Design fpadd, start of the top module:
module fpadd (
    clk, reset, start,
    a, b,
    sum, 
    done
);
For scale: ~150 flip-flops, about 100 I/O pins, roughly 11000 µm² of cells after synthesis.
clock: 3.11 ns
lec_check: 0
abc_area: 0
cap_margin: 15
cell_pad_in_sites_detail_placement: 0
core_aspect_ratio: 0.5
core_margin: 9
core_utilization: 55
cts_cluster_diameter: 53
cts_cluster_size: 20
gpl_routability_driven: 0
max_routing_layer: met5
min_routing_layer: met1
place_density: 0.53
setup_slack_margin: 0.77
slew_margin: 20
tns_end_percent: 70
run.sh (not shown) runs the stock make flow with config.mk's settings and CLKGATE_MAP_FILE=.
Edit:
Settings changed: CAP_MARGIN 15 to 5, CELL_PAD_IN_SITES_DETAIL_PLACEMENT 0 to not set, CORE_ASPECT_RATIO 0.5 to not set, CTS_CLUSTER_DIAMETER 53 to 331, CTS_CLUSTER_SIZE 20 to 98, MAX_ROUTING_LAYER met5 to not set, MIN_ROUTING_LAYER met1 to not set, PLACE_DENSITY 0.53 to not set, PLACE_DENSITY_LB_ADDON set to 0.22, SETUP_SLACK_MARGIN 0.77 to 0.62.
Clock period 3.11 ns to 2.17 ns, I/O delays scaled along.
This time the run failed in global routing.
Synthesized area stays the same.
Die area went down by 1.2%.
Synthesized cell count does not change.
Edit:
Settings changed: CORE_ASPECT_RATIO set to 0.5, CORE_UTILIZATION 55 to 45, PLACE_DENSITY_LB_ADDON 0.22 to 0.3, SETUP_SLACK_MARGIN 0.62 to -0.2.
With this change the flow produced a layout that fails on negative setup slack.
Die area came out higher by 21%.
Area after synthesis stays the same.
Synthesized cell count is unchanged.
Edit:
Settings changed: ABC_AREA 0 to not set, CAP_MARGIN 5 to 20, CORE_ASPECT_RATIO 0.5 to not set, CORE_MARGIN 9 to 2, CORE_UTILIZATION 45 to 55, CTS_CLUSTER_DIAMETER 331 to not set, CTS_CLUSTER_SIZE 98 to not set, GPL_ROUTABILITY_DRIVEN 0 to not set, PLACE_DENSITY_LB_ADDON 0.3 to not set, SETUP_SLACK_MARGIN -0.2 to not set, TNS_END_PERCENT 70 to not set.
Clock period 2.17 ns to 3.66 ns, I/O delays scaled along.
What happened:
- This time the run went through all stages and came out clean
- first-iteration DRC count is lower by well over a third
- die area decreases by a quarter to a third
- utilization drops by 5.2 points
- synthesized area is unchanged
- total power drops by well over a third
- final area is lower by about a fifth
- global-route usage climbs by 4.3 points
- worst setup slack improved by 1000 ps
- hold slack hardly moves
- via count falls by about a fifth
- non-clock buffer count falls by 295

The RTL this note starts from:
==> flow/design.v <==
module fpadd (
    clk, reset, start,
    a, b,
    sum, 
    done
);
    input clk, reset, start;
    input [31:0] a, b;
    output [31:0] sum;
    output done;
    reg sign_a, sign_b, sign_r;
    reg [7:0] exp_a, exp_b, exp_r;
	reg [25:0] mant_a, mant_b;
    reg [25:0] mant_r;
	reg [31:0] sum;  
	reg done;
    reg [23:0] mant_sum;
    parameter IDLE = 3'b000;
    parameter SIGN = 3'b001;
    parameter SHIFT = 3'b010;
    parameter ADD = 3'b011;
	parameter RESSIGN = 3'b100;
    parameter NORM = 3'b101;
    parameter SEARCH = 3'b110;
	parameter FIN = 3'b111;
    reg[2:0] pres_state;
	always @(posedge clk) begin
	    if(reset) begin
			exp_a <= 0; exp_b <= 0; exp_r <= 0;
			mant_a <= 0; mant_b <= 0; mant_r <= 0;
			sign_a <= 0; sign_b <= 0; sign_r <= 0;
			done <= 0; sum <= 0; mant_sum <= 0;
    	end
    	else if(start) begin
	    	sign_a <= a[31];
	    	sign_b <= b[31];
			exp_a <= a[30:23];
			exp_b <= b[30:23];
			mant_a <= {3'b001, a[22:0]};  
			mant_b <= {3'b001, b[22:0]};  
	    	done <= 0;
	    	pres_state <= IDLE;
	    end
	    else begin
	    	case(pres_state)
			IDLE:  
	    	begin
		    	if ((exp_a == 8'b0) && (mant_a[22:0] == 22'b0 && mant_a[23] == 1'b1)) begin
					sum <= {sign_b, exp_b, mant_b[22:0]};
					done <= 1;
					pres_state <= FIN;
		    	end
	    		else if ((exp_b == 8'b0) && (mant_b[22:0] == 22'b0 && mant_b[23] == 1'b1)) begin
					sum <= {sign_a, exp_a, mant_a[22:0]};
					done <= 1;
					pres_state <= FIN;
		    	end
				else if (exp_a == 8'b11111111) begin
					sum <= {sign_a, exp_a, mant_a[22:0]};
					done <= 1;
					pres_state <= FIN;
				end
				else if (exp_b == 8'b11111111) begin
					sum <= {sign_b, exp_b, mant_b[22:0]};
					done <= 1;
					pres_state <= FIN;
				end
				else begin
					pres_state <= SIGN;
				end
			end	
			SIGN:  
			begin
				if (sign_a) begin
					mant_a <= ~mant_a + 1;
				end	
				if (sign_b) begin
					mant_b <= ~mant_b + 1;
				end	
				pres_state <= SHIFT;
			end
			SHIFT:  
			begin
				if(exp_a > exp_b) begin
					mant_b <= {sign_b, mant_b[25:1]};  
					exp_b <= exp_b + 1;
					exp_r <= exp_a;
				end
				else if(exp_a < exp_b) begin
					mant_a <= {sign_a, mant_a[25:1]};  
					exp_a <= exp_a + 1;
					exp_r <= exp_b;
				end
				else
					exp_r <= exp_a;
				pres_state <= (exp_a == exp_b) ? ADD : pres_state;
			end
			ADD:  
			begin
				mant_r <= mant_a + mant_b;
				pres_state <= RESSIGN;
			end
			RESSIGN:  
			begin
				if (mant_r[25] == 1) begin
					sign_r <= 1;
					mant_r <= -mant_r;
				end else begin
					sign_r <= 0;
				end
				pres_state <= NORM;
			end
			NORM:  
			begin
				if (mant_r == 0) begin
					exp_r <= 0;
					pres_state <= FIN;
				end else if ((mant_r[24] == 0) && (mant_r[23] == 1)) begin
					pres_state <= FIN;
				end else if (mant_r[24] == 1) begin
					mant_r <= mant_r >> 1;
					exp_r  <= exp_r + 1;
					pres_state <= FIN;
				end else
					pres_state <= SEARCH;
			end
			SEARCH:  
			begin
				if(mant_r[23] != 1) begin
					mant_r <= mant_r << 1;
					exp_r  <= exp_r - 1;
					pres_state <= SEARCH;
				end else
					pres_state <= FIN;
			end
			FIN:
			begin
				if (!done) begin
					sum <= {sign_r, exp_r, {mant_r[22:0]}};
					done <= 1;
				end
			end
			endcase
	    end
	end
endmodule
Settings: LEC_CHECK=0, CAP_MARGIN=10, CELL_PAD_IN_SITES_DETAIL_PLACEMENT=1, CORE_ASPECT_RATIO=0.67, CORE_MARGIN=2, CORE_UTILIZATION=40, CTS_CLUSTER_DIAMETER=393, MIN_ROUTING_LAYER=met2, PLACE_DENSITY=0.46, SETUP_SLACK_MARGIN=0.85, SLEW_MARGIN=5; clock period 5.0 ns.
Edit:
Settings changed: ABC_AREA set to 1, CAP_MARGIN 10 to 20, CELL_PAD_IN_SITES_DETAIL_PLACEMENT 1 to not set, CORE_ASPECT_RATIO 0.67 to not set, CORE_UTILIZATION 40 to 45, CTS_CLUSTER_DIAMETER 393 to 378, CTS_CLUSTER_SIZE set to 98, MIN_ROUTING_LAYER met2 to not set, PLACE_DENSITY 0.46 to 0.37, SETUP_SLACK_MARGIN 0.85 to -0.49, SLEW_MARGIN 5 to 20.
Clock power is lower by about 6%.
Power is higher by about 35%.
Area after synthesis is higher by 11%.
Edit:
Settings changed: ABC_AREA 1 to not set, CORE_UTILIZATION 45 to 21, CTS_CLUSTER_DIAMETER 378 to not set, CTS_CLUSTER_SIZE 98 to not set, PLACE_DENSITY 0.37 to not set, SETUP_SLACK_MARGIN -0.49 to not set.
Clock period 5.0 ns to 5.2 ns, I/O delays scaled along.
The new run produced a clean layout.
Die size came out higher by 91%.
Combinational power came out lower by 57%.
Sequential cell count does not change.
Edit:
Settings changed: CORE_UTILIZATION 21 to 62.
Clock period 5.2 ns to 3.12 ns, I/O delays scaled along.
What happened: The new run finished clean. Combinational power is higher by 86%. Die size drops by 65%. First-iteration DRC count is higher by 25%. Synthesized cell count does not change. Via count goes up by 4.5%. Design area grows by 0.31%.
Edit:
Settings changed: CORE_UTILIZATION 62 to 72, PLACE_DENSITY set to 0.67.
Clock period 3.12 ns to 4.08 ns, I/O delays scaled along.
Effect: The new run produced a clean layout; worst hold slack improved by 0.0051 ns; setup slack improves by 0.62 ns; combinational power goes down by a quarter to a third; design area goes down by a few percent; count of clock-buffer cells in the layout goes down by 4; sequential cell count does not change; synthesized cell count does not change; global-route usage rises by 3.6 points.

== oak ==
// fpadd: RTL as listed in full above, without the edits since
Settings: LEC_CHECK=0, ABC_AREA=1, CAP_MARGIN=20, CORE_ASPECT_RATIO=0.5, CORE_MARGIN=2, CORE_UTILIZATION=59, CTS_CLUSTER_DIAMETER=378, CTS_CLUSTER_SIZE=98, PLACE_DENSITY=0.37, SETUP_SLACK_MARGIN=0.09, SLEW_MARGIN=20, TNS_END_PERCENT=5; clock period 5.0 ns.
oak finished end to end and its layout was clean on timing, DRC and antenna.
Relative to oak, the following input files were edited for pine:
# oak
export LEC_CHECK = 0
export ABC_AREA = 1
export CAP_MARGIN = 20
export CORE_ASPECT_RATIO = 0.5
export CORE_MARGIN = 2
export CORE_UTILIZATION = 59
export CTS_CLUSTER_DIAMETER = 378
export CTS_CLUSTER_SIZE = 98
export PLACE_DENSITY = 0.37
export SETUP_SLACK_MARGIN = 0.09
export SLEW_MARGIN = 20
export TNS_END_PERCENT = 5
create_clock -name core_clock -period 5.0 [get_ports {clk}]
# pine
export LEC_CHECK = 0
export ABC_AREA = 1
export CAP_MARGIN = 20
export CORE_MARGIN = 2
export CORE_UTILIZATION = 70
export SLEW_MARGIN = 20
create_clock -name core_clock -period 2.51 [get_ports {clk}]
--- outcome ---
pine against oak: non-clock inverter total of the final layout stayed essentially flat, die area now smaller, utilization picked up an extra 13 points, post-route cell area increased by 360 um^2 relative to the old numbers.
Looking at classification of the worst-slack hold path, the reg -> reg result is from oak; the in -> reg one comes from pine.

// fpadd: RTL as listed in full above, without the edits since
clock: 2.17 ns
lec_check: 0
abc_area: 0
cap_margin: 5
core_margin: 9
core_utilization: 55
cts_cluster_size: 20
gpl_routability_driven: 0
place_density_lb_addon: 0.22
slew_margin: 20
tns_end_percent: 70
The starting point produced a layout that fails on negative setup slack.
Edit:
CORE_MARGIN = 2   (was 9)
CORE_UTILIZATION = 69   (was 55)
GPL_ROUTABILITY_DRIVEN = 1   (was 0)
PLACE_DENSITY_LB_ADDON = not set   (was 0.22)
clock period = 3.27 ns   (was 2.17 ns; I/O delays follow)
The new run finished with timing, DRC and antenna clean.
Setup slack is better by 1200 ps.
Final cell count falls by 16%.
Die size fell by 33%.
Edit:
ABC_AREA = not set   (was 0)
CAP_MARGIN = 20   (was 5)
CORE_UTILIZATION = 40   (was 69)
CTS_CLUSTER_SIZE = not set   (was 20)
GPL_ROUTABILITY_DRIVEN = not set   (was 1)
TNS_END_PERCENT = not set   (was 70)
clock period = 3.66 ns   (was 3.27 ns; I/O delays follow)
Result:
- The changed run went through all stages and came out clean
- core utilization goes down by 34 points
- via count falls by 5.4%
- wire length grows by 3.6%

Setup of try-tundra:
// fpadd: RTL as listed in full above, without the edits since
Settings: LEC_CHECK=0, ABC_AREA=0, CAP_MARGIN=5, CELL_PAD_IN_SITES_DETAIL_PLACEMENT=0, CORE_ASPECT_RATIO=0.5, CORE_MARGIN=9, CORE_UTILIZATION=55, CTS_CLUSTER_DIAMETER=53, CTS_CLUSTER_SIZE=20, GPL_ROUTABILITY_DRIVEN=0, PLACE_DENSITY=0.53, SETUP_SLACK_MARGIN=0.77, SLEW_MARGIN=20, TNS_END_PERCENT=70; clock period 3.11 ns.
[inputs] try-quartz vs try-tundra
- SETUP_SLACK_MARGIN no longer set, was 0.77
- CORE_MARGIN now 2, was 9
- CELL_PAD_IN_SITES_DETAIL_PLACEMENT no longer set, was 0
- GPL_ROUTABILITY_DRIVEN now 1, was 0
- PLACE_DENSITY no longer set, was 0.53
- PLACE_DENSITY_LB_ADDON now 0.22, previously not set
- CORE_UTILIZATION now 58, was 55
- CTS_CLUSTER_DIAMETER now 96, was 53
- CORE_ASPECT_RATIO no longer set, was 0.5
- the clock period (ns, I/O delays scaled along) now 2.5, was 3.11
==> results <==
Across try-tundra and try-quartz, a clean result was obtained everywhere but in try-quartz.
Status try-quartz: flow complete, layout not clean - negative setup slack
Area after synthesis of try-tundra is on par with try-quartz.
Going from try-tundra to try-quartz, arrival time at the worst endpoint shows a reduction of 0.09 ns; worst setup slack shows a reduction of 0.55 ns; fraction of the mapped netlist area in compound gates shows no meaningful change; global-route track usage on met1 shows an increase of 11 points.
NOTE: number of clock buffers in the layout in try-quartz exceeds that of try-tundra
#### Input delta (try-ember over try-quartz)
- PLACE_DENSITY_LB_ADDON removed (was 0.22)
- GPL_ROUTABILITY_DRIVEN removed (was 1)
- SETUP_SLACK_MARGIN newly set to 1.21
- ABC_AREA removed (was 0)
- TNS_END_PERCENT removed (was 70)
- CTS_CLUSTER_DIAMETER removed (was 96)
- CORE_UTILIZATION changed from 58 to 72
- CTS_CLUSTER_SIZE removed (was 20)
- PLACE_DENSITY newly set to 0.67
- the clock period (ns, I/O delays scaled along) changed from 2.5 to 4.08
==> results <==
Summary of try-quartz and try-ember: one run falls short of a clean finish, namely try-quartz. Between try-quartz and try-ember, the portion of total power attributed to sequential cells is higher for try-ember. Leakage power was lower in try-ember than in try-quartz. Summary of try-ember over try-quartz: total cell area at the placement stage shows a reduction of 13%; worst setup slack now larger. Largest net degree at the start of global routing ends up lower on try-ember. Final standard cell count with taps included and fillers excluded (try-ember vs. try-quartz) decreases by more than 10%.

// fpadd: RTL as listed in full above, without the edits since
Settings: LEC_CHECK=0, CAP_MARGIN=15, CELL_PAD_IN_SITES_DETAIL_PLACEMENT=2, CORE_MARGIN=5, CORE_UTILIZATION=40, CTS_CLUSTER_DIAMETER=121, GPL_ROUTABILITY_DRIVEN=0, SLEW_MARGIN=20; clock period 2.69 ns.
The baseline died in clock tree synthesis (4_1_cts) on DPL-0033.
Change:
==> flow/config.mk (replaced) <==
export PLATFORM = sky130hd
export DESIGN_NAME = fpadd
export DESIGN_NICKNAME = fpadd
export VERILOG_FILES = /design/flow/design.v
export SDC_FILE = /design/flow/constraint.sdc
export NUM_CORES = 4
export LEC_CHECK = 0
export CAP_MARGIN = 20
export CELL_PAD_IN_SITES_DETAIL_PLACEMENT = 1
export CORE_MARGIN = 2
export CORE_UTILIZATION = 40
export CTS_CLUSTER_DIAMETER = 393
export SLEW_MARGIN = 20
==> flow/constraint.sdc (replaced) <==
create_clock -name core_clock -period 5.0 [get_ports {clk}]
set_input_delay 1.0000 -clock core_clock [delete_from_list [all_inputs] [get_ports {clk}]]
set_output_delay 1.0000 -clock core_clock [all_outputs]
set_load 0.01 [all_outputs]
- This time the run went through all stages and came out clean
- synthesized area stays the same
- die area shrinks by 6.7%
- synthesized cell count does not change
Change:
--- a/flow/config.mk
+++ b/flow/config.mk
@@ -9,5 +9,8 @@
 export CELL_PAD_IN_SITES_DETAIL_PLACEMENT = 1
-export CORE_MARGIN = 2
+export CORE_MARGIN = 7
 export CORE_UTILIZATION = 40
 export CTS_CLUSTER_DIAMETER = 393
-export SLEW_MARGIN = 20
+export MIN_ROUTING_LAYER = met2
+export PLACE_DENSITY = 0.46
+export SETUP_SLACK_MARGIN = 0.85
+export SLEW_MARGIN = 5
Cell area is higher by 0.68%.
First-iteration DRC count grows to 3.3 times its value.
Worst setup slack got worse by 94 ps.
Register-to-register slack loses 90 ps.
Final cell count grows by 0.76%.
Non-clock buffer count went up by 10.
Change:
==> flow/config.mk (replaced) <==
export PLATFORM = sky130hd
export DESIGN_NAME = fpadd
export DESIGN_NICKNAME = fpadd
export VERILOG_FILES = /design/flow/design.v
export SDC_FILE = /design/flow/constraint.sdc
export NUM_CORES = 4
export LEC_CHECK = 0
export ABC_AREA = 0
export CAP_MARGIN = 20
export CORE_MARGIN = 2
export CORE_UTILIZATION = 70
export CTS_CLUSTER_SIZE = 23
export SLEW_MARGIN = 20
==> flow/constraint.sdc (replaced) <==
create_clock -name core_clock -period 2.06 [get_ports {clk}]
set_input_delay 0.4120 -clock core_clock [delete_from_list [all_inputs] [get_ports {clk}]]
set_output_delay 0.4120 -clock core_clock [all_outputs]
set_load 0.01 [all_outputs]
After rerunning: Now the flow ended with an error in clock tree synthesis (4_1_cts). Die area drops by about 50%. Synthesized cell count stays the same. Area after synthesis is unchanged.
Power and IR drop assume default switching activity.
